==> 11-01: inputs <==
==> flow/design.v <==
`default_nettype none
module organ_tone (
    input  logic        clk,
    input  logic        rst,
    input  logic [3:0]  SW,
    output logic        tone,
    output logic [15:0] lcd_freq
);
logic newclock;  
logic reset;  
logic [31:0]d;  
logic [31:0]desiredfreq;  
logic [23:0] LcdDisplay;  
logic [31:0] ScopeInfoB;  
getdesiredfreq getfreq (.clk(clk), .SW(SW[3:1]),.desiredfreq(desiredfreq),
.LcdDisplay(LcdDisplay),.LcdinfoDisplay(lcd_freq),.ScopeInfoB(ScopeInfoB));
counter counter1(.clk(clk), .reset(reset | rst), .Q(d));
clockdiv clockdiv1(.d(d),.desiredfreq(desiredfreq),.clk(clk),.rst(rst),.reset(reset),.newclock(newclock));
mux2 mux (.a(newclock), .b(1'b0),.sel(SW[0]),.out(tone));
endmodule
module counter(input logic clk, input logic reset, output logic [31:0] Q);
always_ff @ (posedge (clk))
begin 
	if (reset)
		begin
		Q<=32'b1;
		end
	else
		Q<=Q+32'b1;
end
endmodule
module clockdiv (input logic [31:0] d,input logic [31:0] desiredfreq,input logic clk, input logic rst, output logic reset, output logic newclock);
always_ff @ (posedge (clk))
begin
	if (rst)
		begin
		newclock<=1'b0;
		reset<=1'b0;
		end
	else if (d==((32'd25000000/(desiredfreq))-32'd1))
		begin
		newclock<=1'b1;
		end
	else if (d>=((32'd50000000/(desiredfreq))-32'b1))
		begin
		newclock<=1'b0;
		reset<=1'b1;
		end
	else
		begin
		newclock<= newclock;
		reset<=1'b0;
		end
end
endmodule
module getdesiredfreq (
input logic clk, 
input logic [2:0] SW,
output logic [31:0] desiredfreq, 
output logic [23:0] LcdDisplay,
output logic [15:0] LcdinfoDisplay,
output logic [31:0] ScopeInfoB);
parameter character_0 =8'h30;
parameter character_1 =8'h31;
parameter character_2 =8'h32;
parameter character_3 =8'h33;
parameter character_4 =8'h34;
parameter character_5 =8'h35;
parameter character_6 =8'h36;
parameter character_7 =8'h37;
parameter character_8 =8'h38;
parameter character_9 =8'h39;
parameter character_A =8'h41;
parameter character_B =8'h42;
parameter character_C =8'h43;
parameter character_D =8'h44;
parameter character_E =8'h45;
parameter character_F =8'h46;
parameter character_G =8'h47;
parameter character_H =8'h48;
parameter character_I =8'h49;
parameter character_J =8'h4A;
parameter character_K =8'h4B;
parameter character_L =8'h4C;
parameter character_M =8'h4D;
parameter character_N =8'h4E;
parameter character_O =8'h4F;
parameter character_P =8'h50;
parameter character_Q =8'h51;
parameter character_R =8'h52;
parameter character_S =8'h53;
parameter character_T =8'h54;
parameter character_U =8'h55;
parameter character_V =8'h56;
parameter character_W =8'h57;
parameter character_X =8'h58;
parameter character_Y =8'h59;
parameter character_Z =8'h5A;
parameter character_lowercase_a= 8'h61;
parameter character_lowercase_b= 8'h62;
parameter character_lowercase_c= 8'h63;
parameter character_lowercase_d= 8'h64;
parameter character_lowercase_e= 8'h65;
parameter character_lowercase_f= 8'h66;
parameter character_lowercase_g= 8'h67;
parameter character_lowercase_h= 8'h68;
parameter character_lowercase_i= 8'h69;
parameter character_lowercase_j= 8'h6A;
parameter character_lowercase_k= 8'h6B;
parameter character_lowercase_l= 8'h6C;
parameter character_lowercase_m= 8'h6D;
parameter character_lowercase_n= 8'h6E;
parameter character_lowercase_o= 8'h6F;
parameter character_lowercase_p= 8'h70;
parameter character_lowercase_q= 8'h71;
parameter character_lowercase_r= 8'h72;
parameter character_lowercase_s= 8'h73;
parameter character_lowercase_t= 8'h74;
parameter character_lowercase_u= 8'h75;
parameter character_lowercase_v= 8'h76;
parameter character_lowercase_w= 8'h77;
parameter character_lowercase_x= 8'h78;
parameter character_lowercase_y= 8'h79;
parameter character_lowercase_z= 8'h7A;
parameter character_colon = 8'h3A;           
parameter character_stop = 8'h2E;            
parameter character_semi_colon = 8'h3B;    
parameter character_minus = 8'h2D;          
parameter character_divide = 8'h2F;          
parameter character_plus = 8'h2B;           
parameter character_comma = 8'h2C;           
parameter character_less_than = 8'h3C;     
parameter character_greater_than = 8'h3E;  
parameter character_equals = 8'h3D;          
parameter character_question = 8'h3F;       
parameter character_dollar = 8'h24;          
parameter character_space=8'h20;            
parameter character_exclaim=8'h21;           
always_comb
	case(SW[2:0])
	3'b000: 
		begin
		desiredfreq=32'd523; 
		LcdDisplay={character_D,character_O,character_space}; 
		LcdinfoDisplay=16'h0523;
		ScopeInfoB={character_S,character_0,character_0,character_0};
		end
	3'b001: 
		begin 
		desiredfreq=32'd587; 
		LcdDisplay={character_R,character_E,character_space}; 
		LcdinfoDisplay=16'h0587;
		ScopeInfoB={character_S,character_0,character_0,character_1};
		end
	3'b010: 
		begin 
		desiredfreq=32'd659; 
		LcdDisplay={character_M, character_E,character_space}; 
		LcdinfoDisplay=16'h0659;
		ScopeInfoB={character_S,character_0,character_1,character_0};
		end
	3'b011: 
		begin 
		desiredfreq=32'd698; 
		LcdDisplay={character_F, character_A,character_space}; 
		LcdinfoDisplay=16'h0698;
		ScopeInfoB={character_S,character_0,character_1,character_1};
		end
	3'b100: 
		begin 
		desiredfreq=32'd783; 
		LcdDisplay={character_S, character_O,character_space}; 
		LcdinfoDisplay=16'h0783;
		ScopeInfoB={character_S,character_1,character_0,character_0};
		end
	3'b101: 
		begin 
		desiredfreq=32'd880; 
		LcdDisplay={character_L, character_A,character_space}; 
		LcdinfoDisplay=16'h0880;
		ScopeInfoB={character_S,character_1,character_0,character_1};
		end
	3'b110: 
		begin 
		desiredfreq=32'd987; 
		LcdDisplay={character_T, character_I,character_space};
		LcdinfoDisplay=16'h0987;
		ScopeInfoB={character_S,character_1,character_1,character_0};
		end
	3'b111: 
		begin 
		desiredfreq=32'd1046; 
		LcdDisplay={character_D, character_O, character_2};
		LcdinfoDisplay=16'h1046;
		ScopeInfoB={character_S,character_1,character_1,character_1};
		end
	default:
		begin 
		desiredfreq=32'd1000; 
		LcdDisplay={character_N, character_O,character_space};		
		LcdinfoDisplay=16'h1000;
		ScopeInfoB={character_S,character_lowercase_z,character_lowercase_z,character_lowercase_z};
		end 
	endcase
endmodule
module mux2 (input logic a, input logic b, input logic sel, output logic out);
assign out=sel?a:b;
endmodule
==> flow/run.sh <==
#!/bin/bash
# the make line also repeats each setting of config.mk as NAME=value (left out here)
make -C /OpenROAD-flow-scripts/flow DESIGN_CONFIG=/design/flow/config.mk WORK_HOME=/design/flow/orfs CLKGATE_MAP_FILE= finish
==> flow/config.mk <==
export PLATFORM = sky130hd
export DESIGN_NAME = organ_tone
export DESIGN_NICKNAME = organ_tone
export VERILOG_FILES = /design/flow/design.v
export SDC_FILE = /design/flow/constraint.sdc
export NUM_CORES = 4
export LEC_CHECK = 0
export ABC_AREA = 0
export CAP_MARGIN = 20
export CORE_MARGIN = 2
export CORE_UTILIZATION = 71
export SLEW_MARGIN = 20
export TNS_END_PERCENT = 5
==> flow/constraint.sdc <==
create_clock -name core_clock -period 70.5 [get_ports {clk}]
set_input_delay 14.1000 -clock core_clock [delete_from_list [all_inputs] [get_ports {clk}]]
set_output_delay 14.1000 -clock core_clock [all_outputs]
set_load 0.01 [all_outputs]
==> inputs of 09-14, as changes to 11-01 <==
- ABC_AREA: 0 -> default
- CAP_MARGIN: 20 -> 40
- CORE_ASPECT_RATIO: default -> 0.5
- CORE_UTILIZATION: 71 -> 23
- GPL_ROUTABILITY_DRIVEN: default -> 0
- MAX_ROUTING_LAYER: default -> met5
- TNS_END_PERCENT: 5 -> 15
==> flow/constraint.sdc (replaced) <==
create_clock -name core_clock -period 88.2 [get_ports {clk}]
set_input_delay 17.6400 -clock core_clock [delete_from_list [all_inputs] [get_ports {clk}]]
set_output_delay 17.6400 -clock core_clock [all_outputs]
set_load 0.01 [all_outputs]
==> inputs of 07-07, as changes to 11-01 <==
- ABC_AREA: 0 -> default
- CORE_ASPECT_RATIO: default -> 1.93
- CORE_UTILIZATION: 71 -> 59
- CTS_CLUSTER_DIAMETER: default -> 381
- CTS_CLUSTER_SIZE: default -> 65
- TNS_END_PERCENT: 5 -> default
==> flow/constraint.sdc (replaced) <==
create_clock -name core_clock -period 100.0 [get_ports {clk}]
set_input_delay 20.0000 -clock core_clock [delete_from_list [all_inputs] [get_ports {clk}]]
set_output_delay 20.0000 -clock core_clock [all_outputs]
set_load 0.01 [all_outputs]
==> comparison <==
11-01 did not get past clock tree synthesis (4_1_cts) on DPL-0033. 09-14 passed the timing, DRC and antenna checks. 07-07 finished with timing, DRC and antenna clean.
Non-clock buffer count: 07-07 is lower than 09-14 (138).
Synthesized area is the same in 07-07 and 09-14.
Register-to-register slack: 09-14 is worse than 07-07 (12 ns).
In 07-07 the die area is smaller than in 09-14, by 61%.
In synthesized cell count, 09-14 and 07-07 do not differ.
Against 09-14, the setup slack of 07-07 is lower by 0.012 ns.
Via count: 07-07 is higher than 09-14 (about 4.3%).
Of 09-14 and 07-07, 09-14 has the higher first-iteration DRC count (gap about 10%, measured against 07-07).
In count of clock-buffer cells in the layout, 09-14 and 07-07 do not differ.
